==> v24 <==
## SystolicCore
module SystolicCore(
	input clk,
	input rst,
	input start,
	input mode_conv_mm,
	input isac,
	input isrelu,
	input isbn,
	input [22:0] dfsm_config,
	input all_data_rdy,
	input pe_config_1_1,
	input pe_config_1_2,
	input pe_config_1_3,
	input pe_config_2_1,
	input pe_config_2_2,
	input pe_config_2_3,
	input [7:0] data_horz_1_1,
	input [7:0] data_horz_1_2,
	input [7:0] data_horz_1_3,
	input [7:0] data_horz_2_1,
	input [7:0] data_horz_2_2,
	input [7:0] data_horz_2_3,
	input [7:0] data_obli_1,
	input [7:0] data_obli_2,
	input [7:0] data_obli_3,
	input [7:0] data_obli_4,
	input [7:0] data_obli_5,
	input [7:0] data_obli_6,
	input [15:0] data_bn_1,
	input [15:0] data_bn_2,
	input data_bn_en,
	output data_preread,
	output [7:0] dout_1_1,
	output [7:0] dout_1_2,
	output [7:0] dout_1_3,
	output [7:0] dout_1_4,
	output [7:0] dout_2_1,
	output [7:0] dout_2_2,
	output [7:0] dout_2_3,
	output [7:0] dout_2_4,
	output dout_en_1_1,
	output dout_en_1_2,
	output dout_en_1_3,
	output dout_en_1_4,
	output dout_en_2_1,
	output dout_en_2_2,
	output dout_en_2_3,
	output dout_en_2_4
);
	parameter nCols = 4;
	parameter nRows = 3;
	parameter iWidth = 8;
	parameter oWidth = 8;
	parameter DFSM_MAX_nPERIOD = 512;
	parameter DFSM_MAX_nLMAC = 3072;
	parameter DFSM_MAX_nSHFT = 3;
	logic A_1, A_2, A_3, A_4;
	logic B_1, B_2, B_3, B_4;
	logic C_1, C_2, C_3, C_4;
	logic D_1, D_2, D_3, D_4;
	logic E_1, E_2, E_3, E_4;
	logic F_1, F_2, F_3, F_4;
	logic G_1, G_2, G_3, G_4;
	logic H_1, H_2, H_3, H_4;
	logic dfsm_data_en_1, dfsm_data_en_2, dfsm_data_en_3, dfsm_data_en_4;
	logic start_bypass_1, start_bypass_2, start_bypass_3, start_bypass_4;
	logic array_data_en;
	always@(posedge clk) begin
		if (~rst) begin
  ...
Settings: LEC_CHECK=0, CAP_MARGIN=20, CORE_MARGIN=2, CORE_UTILIZATION=45, PLACE_DENSITY=0.6, SETUP_SLACK_MARGIN=3.41, SLEW_MARGIN=20; clock period 11.8 ns.
run.sh (not shown) runs the stock make flow with config.mk's settings and CLKGATE_MAP_FILE=.
==> inputs of v18, as changes to v24 <==
Settings changed: CORE_UTILIZATION 45 to 72, CTS_CLUSTER_DIAMETER set to 195, CTS_CLUSTER_SIZE set to 10, HOLD_SLACK_MARGIN set to 0.29, SETUP_SLACK_MARGIN 3.41 to 1.09.
==> flow/constraint.sdc (replaced) <==
create_clock -name core_clock -period 6.57 [get_ports {clk}]
set_input_delay 1.3140 -clock core_clock [delete_from_list [all_inputs] [get_ports {clk}]]
set_output_delay 1.3140 -clock core_clock [all_outputs]
set_load 0.01 [all_outputs]
==> inputs of v14, as changes to v24 <==
Settings changed: ABC_AREA set to 1, CORE_UTILIZATION 45 to 64, PLACE_DENSITY 0.6 to 0.37, SETUP_SLACK_MARGIN 3.41 to not set.
==> flow/constraint.sdc (replaced) <==
create_clock -name core_clock -period 9.48 [get_ports {clk}]
set_input_delay 1.8960 -clock core_clock [delete_from_list [all_inputs] [get_ports {clk}]]
set_output_delay 1.8960 -clock core_clock [all_outputs]
set_load 0.01 [all_outputs]
==> results.txt <==
Mux cell area share after synthesis: 0.0185
Total CTS buffers: 167
Hold_ws: 330 ps
Status: complete, no violations
Routed vias: 72.8k
Cell mode on critical path: fa_1
CTS clk-pin slew, worst paths: 60 ps
(the above is from v24)
==> results.txt <==
Status: failed layout checks
CTS clk-pin slew, worst paths: 50 ps
Fail Reasons: negative setup slack
Post-route setup slack: -2150 ps
Routed vias: 76.9k
Setup violators final: 64
(the above is from v18)
==> results.txt <==
CTS clk-pin slew, worst paths: 60 ps
Routed vias: 90.5k
Cell mode on critical path: nand2_1
Hold_ws: 323 ps
Total CTS buffers: 155
Status: complete, no violations
(the above is from v14)


==> inputs of v35 <==
Starting RTL as in the previous note.
export LEC_CHECK = 0
export ABC_AREA = 1
export CAP_MARGIN = 20
export CELL_PAD_IN_SITES_GLOBAL_PLACEMENT = 0
export CORE_MARGIN = 2
export CORE_UTILIZATION = 71
export CTS_CLUSTER_DIAMETER = 103
export CTS_CLUSTER_SIZE = 77
export GPL_ROUTABILITY_DRIVEN = 0
export PLACE_DENSITY_LB_ADDON = 0.01
export SETUP_SLACK_MARGIN = 0.07
export SLEW_MARGIN = 20
export TNS_END_PERCENT = 85
create_clock -name core_clock -period 2.23 [get_ports {clk}]
==> v15: changes against v35 <==
Settings changed: CELL_PAD_IN_SITES_GLOBAL_PLACEMENT 0 to default, CORE_UTILIZATION 71 to 72, CTS_CLUSTER_DIAMETER 103 to default, CTS_CLUSTER_SIZE 77 to 50, GPL_ROUTABILITY_DRIVEN 0 to default, PLACE_DENSITY from default to 0.78, PLACE_DENSITY_LB_ADDON 0.01 to default, SETUP_SLACK_MARGIN 0.07 to 0.2, TNS_END_PERCENT 85 to default.
==> flow/constraint.sdc (replaced) <==
create_clock -name core_clock -period 6.96 [get_ports {clk}]
set_input_delay 1.3920 -clock core_clock [delete_from_list [all_inputs] [get_ports {clk}]]
set_output_delay 1.3920 -clock core_clock [all_outputs]
set_load 0.01 [all_outputs]
==> results <==
In synthesized area, v15 and v35 do not differ.
In synthesized cell count, v15 and v35 do not differ.
v15 finished but fails on setup timing. v35 never finished: it broke off in global routing, error ODB-0269.
Between v35 and v15, the lower die size is in v15 (gap 1.4%, measured against v15).
==> figures <==
| metric | v15 | v35 |
|---|---|---|
| Status | finished with violations | stopped before the end |
| Failing step | - | global routing |
| Violated checks | setup timing | - |
| Core Footprint | 0.1440 mm² | 0.1461 mm² |
| Die Y-Extent | 385.3 µm | 388.0 µm |
| Placed cell count | 16550 | 17810 |
| # resized after CTS | 548 | 467 |
| Total of hold buffers inserted after clock tree synthesis | 0 | 1 |
| HPWL Detailed | 225900 µm | 246200 µm |
| Post-placement worst setup slack | -2.153 ns | -4.946 ns |
| Total CTS buffers | 154 | 42 |
| Floorplan utilization | 72.69% | 71.65% |
| Number of rows in the core area | 139 | 140 |
| Htree depth | 4 | 2 |
| Die boundary width | 385.3 µm | 388.0 µm |
| Post-CTS setup repair buffer count | 111 | 205 |


==> inputs of maple <==
Starting RTL as in the previous note.
make LEC_CHECK=0 CAP_MARGIN=30 CELL_PAD_IN_SITES_DETAIL_PLACEMENT=2 CELL_PAD_IN_SITES_GLOBAL_PLACEMENT=1 CORE_ASPECT_RATIO=1.01 CORE_MARGIN=3 CORE_UTILIZATION=26 CTS_CLUSTER_DIAMETER=112 CTS_CLUSTER_SIZE=13 GPL_ROUTABILITY_DRIVEN=0 MAX_ROUTING_LAYER=met4 PLACE_DENSITY_LB_ADDON=0.02 SETUP_SLACK_MARGIN=2.07 SLEW_MARGIN=30 finish   # period 7.3 ns
==> cedar (differences from maple) <==
CELL_PAD_IN_SITES_DETAIL_PLACEMENT = not set   (was 2)
CELL_PAD_IN_SITES_GLOBAL_PLACEMENT = not set   (was 1)
CORE_ASPECT_RATIO = not set   (was 1.01)
CORE_MARGIN = 2   (was 3)
CTS_CLUSTER_DIAMETER = not set   (was 112)
CTS_CLUSTER_SIZE = not set   (was 13)
HOLD_SLACK_MARGIN = 0.29   (was not set)
MAX_ROUTING_LAYER = not set   (was met4)
PLACE_DENSITY_LB_ADDON = not set   (was 0.02)
SLEW_MARGIN = 20   (was 30)
==> flow/constraint.sdc (replaced) <==
create_clock -name core_clock -period 12.9 [get_ports {clk}]
set_input_delay 2.5800 -clock core_clock [delete_from_list [all_inputs] [get_ports {clk}]]
set_output_delay 2.5800 -clock core_clock [all_outputs]
set_load 0.01 [all_outputs]
==> results_slide.txt <==
Implementation Results

Power
  – Net Switching: roughly 0.0024 W
  – Seq pwr share: between 40% and 50%
  – Leak Pwr: 53.5 nW
  – Switching power share of the total: a little under a quarter
  – Seq group: roughly 0.0047 W

Finish
  – Layout area overhead: 17.7%

Status
  – Run status: no timing/DRC/antenna violations

Floorplanning
  – Die width: ~610 um

Route
  – Vias/cell: 4.49
  – Routed vias: 72200
[end of results for cedar]
==> results_slide.txt <==
Implementation Results

Status
  – Run status: finished with violations
  – Layout Check Fails: negative setup slack

STA
  – Slack of the critical path: -1.78 ns
  – Final setup fails: between 60 and 70

Power
  – Seq pwr share: slightly above 50%
  – Net Switching: 0.00415 W

Finish
  – Layout area overhead: 19.3%

Route
  – Routed vias: 74400
  – Vias/cell: 4.58

Floorplanning
  – Die width: a little over 600 um
[end of results for maple]


==> inputs of job 3911 <==
Starting RTL as in the previous note.
Settings: LEC_CHECK=0, ABC_AREA=0, CAP_MARGIN=40, CELL_PAD_IN_SITES_DETAIL_PLACEMENT=2, CORE_ASPECT_RATIO=0.55, CORE_MARGIN=2, CORE_UTILIZATION=51, GPL_ROUTABILITY_DRIVEN=0, HOLD_SLACK_MARGIN=-0.05, MIN_ROUTING_LAYER=met1, PLACE_DENSITY=0.76, SETUP_SLACK_MARGIN=2.9, SLEW_MARGIN=20, TNS_END_PERCENT=60; clock period 18.1 ns.
==> inputs of job 1756, as changes to job 3911 <==
- ABC_AREA: 0 -> 1
- CAP_MARGIN: 40 -> 20
- CELL_PAD_IN_SITES_DETAIL_PLACEMENT: 2 -> default
- CELL_PAD_IN_SITES_GLOBAL_PLACEMENT: default -> 0
- CORE_ASPECT_RATIO: 0.55 -> default
- CORE_UTILIZATION: 51 -> 60
- CTS_CLUSTER_SIZE: default -> 18
- GPL_ROUTABILITY_DRIVEN: 0 -> default
- HOLD_SLACK_MARGIN: -0.05 -> default
- MIN_ROUTING_LAYER: met1 -> default
- PLACE_DENSITY: 0.76 -> default
- SETUP_SLACK_MARGIN: 2.9 -> default
- TNS_END_PERCENT: 60 -> 85
==> flow/constraint.sdc (replaced) <==
create_clock -name core_clock -period 3.72 [get_ports {clk}]
set_input_delay 0.7440 -clock core_clock [delete_from_list [all_inputs] [get_ports {clk}]]
set_output_delay 0.7440 -clock core_clock [all_outputs]
set_load 0.01 [all_outputs]
==> inputs of job 566, as changes to job 3911 <==
- ABC_AREA: 0 -> 1
- CAP_MARGIN: 40 -> 20
- CELL_PAD_IN_SITES_DETAIL_PLACEMENT: 2 -> default
- CELL_PAD_IN_SITES_GLOBAL_PLACEMENT: default -> 0
- CORE_ASPECT_RATIO: 0.55 -> default
- CORE_UTILIZATION: 51 -> 71
- CTS_CLUSTER_SIZE: default -> 77
- GPL_ROUTABILITY_DRIVEN: 0 -> default
- HOLD_SLACK_MARGIN: -0.05 -> default
- MIN_ROUTING_LAYER: met1 -> default
- PLACE_DENSITY: 0.76 -> default
- SETUP_SLACK_MARGIN: 2.9 -> default
- TNS_END_PERCENT: 60 -> 85
==> flow/constraint.sdc (replaced) <==
create_clock -name core_clock -period 2.3 [get_ports {clk}]
set_input_delay 0.4600 -clock core_clock [delete_from_list [all_inputs] [get_ports {clk}]]
set_output_delay 0.4600 -clock core_clock [all_outputs]
set_load 0.01 [all_outputs]
==> summary of the runs <==
Job 1756 finished with setup timing left. Job 566 ended with an error in global routing, error GRT-0232. Job 3911 died in detailed placement on DPL-0033.
Area after synthesis: job 566 is higher than job 3911 (8.0%).
Between job 566 and job 3911, the lower die size is in job 566 (gap about 22%, measured against job 3911).
Of job 1756 and job 3911, job 1756 has the higher synthesized cell count (gap about 34%, measured against job 3911).
Power figures rest on the tool's default switching activity, not on a simulated workload.
